## garnet
## complex_multiplier
module complex_multiplier
    #(parameter integer     OPERAND_WIDTH_A = 16,  
      parameter integer     OPERAND_WIDTH_B = 16,  
      parameter integer     OPERAND_WIDTH_OUT = 32,   
      parameter integer     STAGES = 6,   
      parameter             BLOCKING = 0,
      parameter             ROUND_MODE = 0,
      parameter integer     GROWTH_BITS = 0,   
      parameter             BYTE_ALIGNED = 1,
      localparam            EFF_PORT_WIDTH_A = BYTE_ALIGNED ? ((OPERAND_WIDTH_A*2+15)/16)*16 : OPERAND_WIDTH_A * 2,
      localparam            EFF_PORT_WIDTH_B = BYTE_ALIGNED ? ((OPERAND_WIDTH_B*2+15)/16)*16 : OPERAND_WIDTH_B * 2,
      localparam            EFF_PORT_WIDTH_OUT = BYTE_ALIGNED ? ((OPERAND_WIDTH_OUT*2+15)/16)*16 : OPERAND_WIDTH_OUT * 2
    )
    (   
        input                                           aclk,
        input                                           aresetn,
		input                                           rounding_cy,
        input               [EFF_PORT_WIDTH_A - 1 : 0]    s_axis_a_tdata,
        output reg                                      s_axis_a_tready,
        input                                           s_axis_a_tvalid,
        input               [EFF_PORT_WIDTH_B - 1 : 0]    s_axis_b_tdata,
        output reg                                      s_axis_b_tready,
        input                                           s_axis_b_tvalid,
        output reg  		[EFF_PORT_WIDTH_OUT - 1 : 0]  m_axis_dout_tdata,
        output reg                                      m_axis_dout_tvalid,
        input                                           m_axis_dout_tready
        );
export LEC_CHECK = 0
export CAP_MARGIN = 20
export CORE_MARGIN = 2
export CORE_UTILIZATION = 58
export SLEW_MARGIN = 20
create_clock -name core_clock -period 4.08 [get_ports {aclk}]
run.sh (not shown) runs the stock make flow with config.mk's settings and CLKGATE_MAP_FILE=.
The flow for garnet finished, though final verification flagged setup timing.
Changes in sierra relative to garnet:
--- a/flow/config.mk
+++ b/flow/config.mk
@@ -8 +8 @@
-export CAP_MARGIN = 20
+export CAP_MARGIN = 0
@@ -10 +10 @@
-export CORE_UTILIZATION = 58
+export CORE_UTILIZATION = 72
==> flow/constraint.sdc <==
create_clock -name core_clock -period 4.05 [get_ports {aclk}]
set_input_delay 0.8100 -clock core_clock [delete_from_list [all_inputs] [get_ports {aclk}]]
set_output_delay 0.8100 -clock core_clock [all_outputs]
set_load 0.01 [all_outputs]
==> results <==
sierra finished all stages; however, its layout fails the closing checks, the failures being setup timing.
sierra vs. garnet: share of the cycle needed by the critical path after routing moved up, non-filler instance count after layout moved down.
garnet vs sierra, startpoint of the worst setup timing path: a_r_dddd[4] vs b_i_dd[4]
sierra vs. garnet: wire length of the first global-routing pass now larger; global router's overall resource usage now larger.
Minimum clock period after layout: sierra > garnet
Inputs modified between sierra and maple:
--- a/flow/config.mk
+++ b/flow/config.mk
@@ -8 +8 @@
-export CAP_MARGIN = 0
+export CAP_MARGIN = 20
@@ -10,0 +11 @@
+export PLACE_DENSITY = 0.42
==> flow/constraint.sdc <==
create_clock -name core_clock -period 7.89 [get_ports {aclk}]
set_input_delay 1.5780 -clock core_clock [delete_from_list [all_inputs] [get_ports {aclk}]]
set_output_delay 1.5780 -clock core_clock [all_outputs]
set_load 0.01 [all_outputs]
## What came out
maple finished end to end and its layout was clean on timing, DRC and antenna. Relative to sierra, maple improves setup slack.


== try-willow ==
Starting RTL as in the previous note.
clock: 6.08 ns
lec_check: 0
cap_margin: 0
core_margin: 2
core_utilization: 72
hold_slack_margin: 0.05
slew_margin: 20
Completing all stages was not enough for try-willow: its layout failed the final checks because of setup timing.
#### Input delta (try-juniper over try-willow)
Settings: CORE_UTILIZATION changed from 72 to 40; CAP_MARGIN changed from 0 to 20; HOLD_SLACK_MARGIN removed (was 0.05); the clock period (ns, I/O delays scaled along) changed from 6.08 to 7.26.
[summary]
- try-juniper was carried through to the last stage, and its layout satisfied the timing, DRC and antenna checks.
- Sequential share of layout area for try-juniper is higher than for try-willow.
- Summary of the comparison: post-CTS setup buffer count is lower in try-juniper, relative to try-willow.
- From try-willow to try-juniper the numbers moved as follows: largest fanout on the critical path up 11.
- Pin count of the biggest net entering global routing, try-juniper vs try-willow: down by a few percent
- Taking try-willow as 1.0, try-juniper lands at 0.39 on number of buffers outside the clock class in the layout.
Here is what was changed in the inputs of try-quartz compared with try-juniper.
Settings: the clock period (ns, I/O delays scaled along): 7.26 -> 8.0.
--- outcome ---
- Number of clock-tree buffers in the layout in try-quartz vs try-juniper: down 5
- Comparing try-quartz and try-juniper, count of non-CTS buffers in the layout is lower on try-quartz.
- Changes observed in try-quartz relative to try-juniper: global-route usage stayed essentially flat.
Input-level comparison between try-pepper and try-quartz:
Settings: swapping 40 for 66 in CORE_UTILIZATION; swapping 8.0 for 7.26 in the clock period (ns, I/O delays scaled along).
[summary]
- A top layer reached by signal wires of met5 is what try-pepper shows, while met4 belongs to try-quartz.
- Layout overhead on the synthesized area is higher on try-quartz
- Diff try-quartz -> try-pepper: part of the cycle the worst path needs has increased; buffers plus inverters on the worst setup path has decreased.


complex_multiplier again, from the RTL that the note above started with.
==> flow/config.mk <==
export PLATFORM = sky130hd
export DESIGN_NAME = complex_multiplier
export DESIGN_NICKNAME = complex_multiplier
export VERILOG_FILES = /design/flow/design.v
export SDC_FILE = /design/flow/constraint.sdc
export NUM_CORES = 4
export LEC_CHECK = 0
export ABC_AREA = 0
export CAP_MARGIN = 20
export CORE_ASPECT_RATIO = 0.7
export CORE_MARGIN = 2
export CORE_UTILIZATION = 72
export CTS_CLUSTER_DIAMETER = 253
export CTS_CLUSTER_SIZE = 17
export SETUP_SLACK_MARGIN = -0.45
export SLEW_MARGIN = 20
==> flow/constraint.sdc <==
create_clock -name core_clock -period 4.47 [get_ports {aclk}]
set_input_delay 0.8940 -clock core_clock [delete_from_list [all_inputs] [get_ports {aclk}]]
set_output_delay 0.8940 -clock core_clock [all_outputs]
set_load 0.01 [all_outputs]
The baseline completed, yet does not pass: setup timing.
Change:
ABC_AREA = unset   (was 0)
CORE_ASPECT_RATIO = unset   (was 0.7)
CORE_UTILIZATION = 70   (was 72)
CTS_CLUSTER_DIAMETER = unset   (was 253)
CTS_CLUSTER_SIZE = unset   (was 17)
SETUP_SLACK_MARGIN = unset   (was -0.45)
clock period = 6.12 ns   (was 4.47 ns; I/O delays follow)
The new run finished with setup timing left.
Worst setup slack improved by 1.9 ns.
Count of clock-buffer cells in the layout came out higher by 26.
Change:
CORE_UTILIZATION = 30   (was 70)
clock period = 9.79 ns   (was 6.12 ns; I/O delays follow)
=>
- Now the flow finished with timing, DRC and antenna clean
- cell area shrinks by 3.7%
- cell count grows by about 16%
- setup slack gets better by 2.8 ns
- routed wire length grows by 6.7%
- clock-buffer cell count grows by 15
- fmax shrinks by 12%
Change:
CORE_UTILIZATION = 70   (was 30)
clock period = 6.16 ns   (was 9.79 ns; I/O delays follow)
What happened: Now the flow finished but failed the layout checks on setup timing. Critical path depth goes up by 1. Hold slack degrades by 0.023 ns. Utilization goes up by 47 points.
Change:
CORE_UTILIZATION = 30   (was 70)
clock period = 12.4 ns   (was 6.16 ns; I/O delays follow)
=>
- With this change the flow produced a clean layout
- via count decreases by 5.5%
- fmax is lower by 15%
- utilization went down by 48 points


Starting RTL as in the previous note.
==> flow/design.v (excerpt) <==
module complex_multiplier
    #(parameter integer     OPERAND_WIDTH_A = 16,  
      parameter integer     OPERAND_WIDTH_B = 16,  
      parameter integer     OPERAND_WIDTH_OUT = 32,   
      parameter integer     STAGES = 6,   
      parameter             BLOCKING = 0,
      parameter             ROUND_MODE = 0,
      parameter integer     GROWTH_BITS = 0,   
      parameter             BYTE_ALIGNED = 1,
      localparam            EFF_PORT_WIDTH_A = BYTE_ALIGNED ? ((OPERAND_WIDTH_A*2+15)/16)*16 : OPERAND_WIDTH_A * 2,
      localparam            EFF_PORT_WIDTH_B = BYTE_ALIGNED ? ((OPERAND_WIDTH_B*2+15)/16)*16 : OPERAND_WIDTH_B * 2,
      localparam            EFF_PORT_WIDTH_OUT = BYTE_ALIGNED ? ((OPERAND_WIDTH_OUT*2+15)/16)*16 : OPERAND_WIDTH_OUT * 2
    )
    (   
        input                                           aclk,
        input                                           aresetn,
		input                                           rounding_cy,
        input               [EFF_PORT_WIDTH_A - 1 : 0]    s_axis_a_tdata,
        output reg                                      s_axis_a_tready,
        input                                           s_axis_a_tvalid,
        input               [EFF_PORT_WIDTH_B - 1 : 0]    s_axis_b_tdata,
        output reg                                      s_axis_b_tready,
        input                                           s_axis_b_tvalid,
        output reg  		[EFF_PORT_WIDTH_OUT - 1 : 0]  m_axis_dout_tdata,
        output reg                                      m_axis_dout_tvalid,
        input                                           m_axis_dout_tready
        );
make LEC_CHECK=0 ABC_AREA=1 CAP_MARGIN=25 CELL_PAD_IN_SITES_DETAIL_PLACEMENT=2 CELL_PAD_IN_SITES_GLOBAL_PLACEMENT=1 CORE_ASPECT_RATIO=0.7 CORE_MARGIN=2 CORE_UTILIZATION=40 CTS_CLUSTER_SIZE=97 GPL_ROUTABILITY_DRIVEN=0 GPL_TIMING_DRIVEN=0 MIN_ROUTING_LAYER=met2 PLACE_DENSITY_LB_ADDON=0.24 SLEW_MARGIN=20 finish   # period 9.25 ns
Then changed:
Settings changed: ABC_AREA 1 to not set, CAP_MARGIN 25 to 20, CELL_PAD_IN_SITES_DETAIL_PLACEMENT 2 to not set, CELL_PAD_IN_SITES_GLOBAL_PLACEMENT 1 to not set, CORE_ASPECT_RATIO 0.7 to not set, CORE_UTILIZATION 40 to 70, CTS_CLUSTER_SIZE 97 to not set, GPL_ROUTABILITY_DRIVEN 0 to not set, GPL_TIMING_DRIVEN 0 to not set, MIN_ROUTING_LAYER met2 to not set, PLACE_DENSITY_LB_ADDON 0.24 to not set.
Clock period 9.25 ns to 5.52 ns, I/O delays scaled along.
Outcome: The new run reached the layout checks and failed them: setup timing; worst setup slack got worse by 1800 ps; design area is about the same; hold slack got worse by 20 ps.
Then changed:
Settings changed: CAP_MARGIN 20 to 5, CTS_CLUSTER_DIAMETER set to 29, SETUP_SLACK_MARGIN set to 1.62.
The new run completed, yet does not pass: setup timing.
Die area does not change.
Wire length rises by 16%.
Count of clock-buffer cells in the layout rose by 41.
First-iteration DRC count climbs by 11%.
Design area goes up by 3.3%.
Area after synthesis is unchanged.
Fmax goes down by 2.4%.
